wip/zinc:
// EC_TOP
module EC_TOP(
    clk, rst_n, in_valid,
    in_Px, in_Py, in_Qx, in_Qy, in_prime, in_a,
    out_valid, out_Rx, out_Ry
);
input clk, rst_n, in_valid;
input [6-1:0] in_Px, in_Py, in_Qx, in_Qy, in_prime, in_a;
output reg out_valid;
output reg [6-1:0] out_Rx, out_Ry;
localparam S_IDLE = 0;
localparam S_IN_DATA = 1;
localparam S_P_ADD = 2;
localparam S_P_DOU = 3;
localparam S_XR_YR = 4;
localparam S_OUT = 5;
parameter IP_WIDTH = 6;
reg [2:0] current_state, next_state;
reg [3:0] cnt_s_p;
reg [2:0] cnt_xr_yr;
reg [5:0] px_reg;
reg [5:0] py_reg;
reg [5:0] qx_reg;
reg [5:0] qy_reg;
reg [5:0] a_reg;
reg [5:0] prime_reg;
wire [5:0] p_sub_xp;
wire [5:0] p_sub_yp;
wire [5:0] p_sub_xq;
wire [5:0] p_sub_xr;
wire [6:0] xq_xp1;
wire [6:0] yq_yp1;
wire [7:0] xr_w;
wire [6:0] xp2_3_a;
reg [5:0] xr_reg ;
reg [5:0] s_reg;
reg [11:0] mod_in;
wire [5:0] mod_out;
reg [IP_WIDTH-1:0]  IN_2;
wire [IP_WIDTH-1:0] OUT_INV;
reg [5:0] yp2_ip;
wire [6:0] xp_xr1;
wire [11:0]mul_out;
reg [5:0] mul_in1, mul_in2;
wire [6:0] s_xp_xr1_yp1;
always@(posedge clk or negedge rst_n) begin
    if(!rst_n)
        current_state <= S_IDLE;
    else
        current_state <= next_state;
end
always@(*) begin
    case (current_state)
  ...
Size in the first run: about 3700 cells after synthesis, about 52 I/O pins.
clock: 77.0 ns
lec_check: 0
abc_area: 1
cap_margin: 20
cell_pad_in_sites_detail_placement: 2
core_margin: 8
core_utilization: 40
gpl_routability_driven: 0
min_routing_layer: met2
slew_margin: 20
run.sh (not shown) runs the stock make flow with config.mk's settings and CLKGATE_MAP_FILE=.
wip/zinc never completed; the flow aborted with a tool error in 5_1_grt.
For wip/tundra, these inputs were changed with respect to wip/zinc:
Settings: ABC_AREA no longer set, was 1; CORE_UTILIZATION now 66, was 40; MIN_ROUTING_LAYER no longer set, was met2; GPL_ROUTABILITY_DRIVEN no longer set, was 0; CORE_MARGIN now 2, was 8; CELL_PAD_IN_SITES_DETAIL_PLACEMENT no longer set, was 2; the clock period (ns, I/O delays scaled along) now 25.0, was 77.0.
Notes after the runs:
- In wip/tundra, standard cell area after detailed placement is higher than in wip/zinc.
- Status: wip/tundra FAILED at 5_1_grt (tool error)
- Looking at XOR/XNOR share of the synthesized area, wip/tundra sits 1.4 points higher than wip/zinc does.
- Reported for wip/tundra and wip/zinc, total clock sinks turned out identical to the last digit.
- wip/tundra vs. wip/zinc: count of different cell masters after synthesis went up by about 33%; instance tally after logic synthesis saw a decrease.
Input changes introduced in wip/ember (baseline for comparison: wip/tundra):
Settings: an added GPL_ROUTABILITY_DRIVEN of 0; a change of CORE_UTILIZATION from 66 to 40; a change of CORE_MARGIN from 2 to 8; a change of the clock period (ns, I/O delays scaled along) from 25.0 to 77.0.
==> comparison <==
Looking at the reports, wip/ember completed the entire flow and the layout it produced met the timing, DRC and antenna checks. Total die area ended up 31000 um^2 higher on wip/ember than on wip/tundra. Relative to wip/tundra, width of the die has gone up in wip/ember. Number of setup buffers added after CTS for wip/ember: 208 down relative to wip/tundra. The lower core area came out of wip/tundra. [compare] base=wip/tundra new=wip/ember: floorplan row count higher; total clock buffers created by CTS roughly the same; worst slack at placement higher; cell count after placement lower.
Changes in wip/juniper relative to wip/ember:
Settings: CORE_MARGIN: 8 -> 2; GPL_ROUTABILITY_DRIVEN: 0 -> unset; CORE_UTILIZATION: 40 -> 64; the clock period (ns, I/O delays scaled along): 77.0 -> 72.4.
Results
[compare] base=wip/ember new=wip/juniper: initial antenna violation count now sits lower; met3 capacity usage during global routing now sits higher.
Looking at multi-input combinational area share, wip/juniper sits 1.0 points higher than wip/ember does.
Route | wip/juniper vs wip/ember | wire longer in wip/juniper
Run comparison: wip/ember critical-path cell with the highest stage delay dfrtp_1; wip/juniper critical-path cell with the highest stage delay dfstp_4
Total routing usage reported by global routing for wip/juniper: 16 points up relative to wip/ember
Compared with wip/ember, wip/juniper shows a higher critical path depth.
Modified inputs, wip/fjord compared to wip/juniper
Settings: swapping 64 for 72 in CORE_UTILIZATION; putting TNS_END_PERCENT at 100 where nothing was set; putting PLACE_DENSITY_LB_ADDON at 0.02 where nothing was set; swapping 72.4 for 60.6 in the clock period (ns, I/O delays scaled along).
Against wip/juniper, wip/fjord comes in 5.6% lower on number of placement rows. What ended wip/fjord was a tool error in 5_1_grt; the run never finished. Sort wip/juniper and wip/fjord by weighted congestion reported at the end of routability-driven placement asc -> top: wip/juniper. Comparing wip/fjord against wip/juniper, there is no change at all in post-synthesis net count. Going from wip/juniper to wip/fjord, pre-CTS worst setup slack shrinks by 2.66 ns. Number of cells upsized or downsized after cts is higher on wip/fjord.
For wip/lagoon, these inputs were changed with respect to wip/fjord:
Settings: CORE_UTILIZATION: 72 -> 71; TNS_END_PERCENT: 100 -> 5.
Findings:
wip/lagoon: complete, dirty (setup timing)
Diff wip/fjord -> wip/lagoon | die size | increase of 1.4%
Width of the die is lower on wip/fjord
The worst setup slack after placement reported for wip/lagoon is greater than that of wip/fjord by 0.11 ns.
Area inside the core boundary on wip/lagoon is behind wip/fjord.
Compared with wip/fjord, in wip/lagoon number of standard cells reported by yosys neither gained nor lost much, cell row count picked up an extra 1.
Summary of wip/lagoon over wip/fjord: placed wire-length estimate increased by 1.5 mm relative to the old numbers, post-place instance area barely changed.
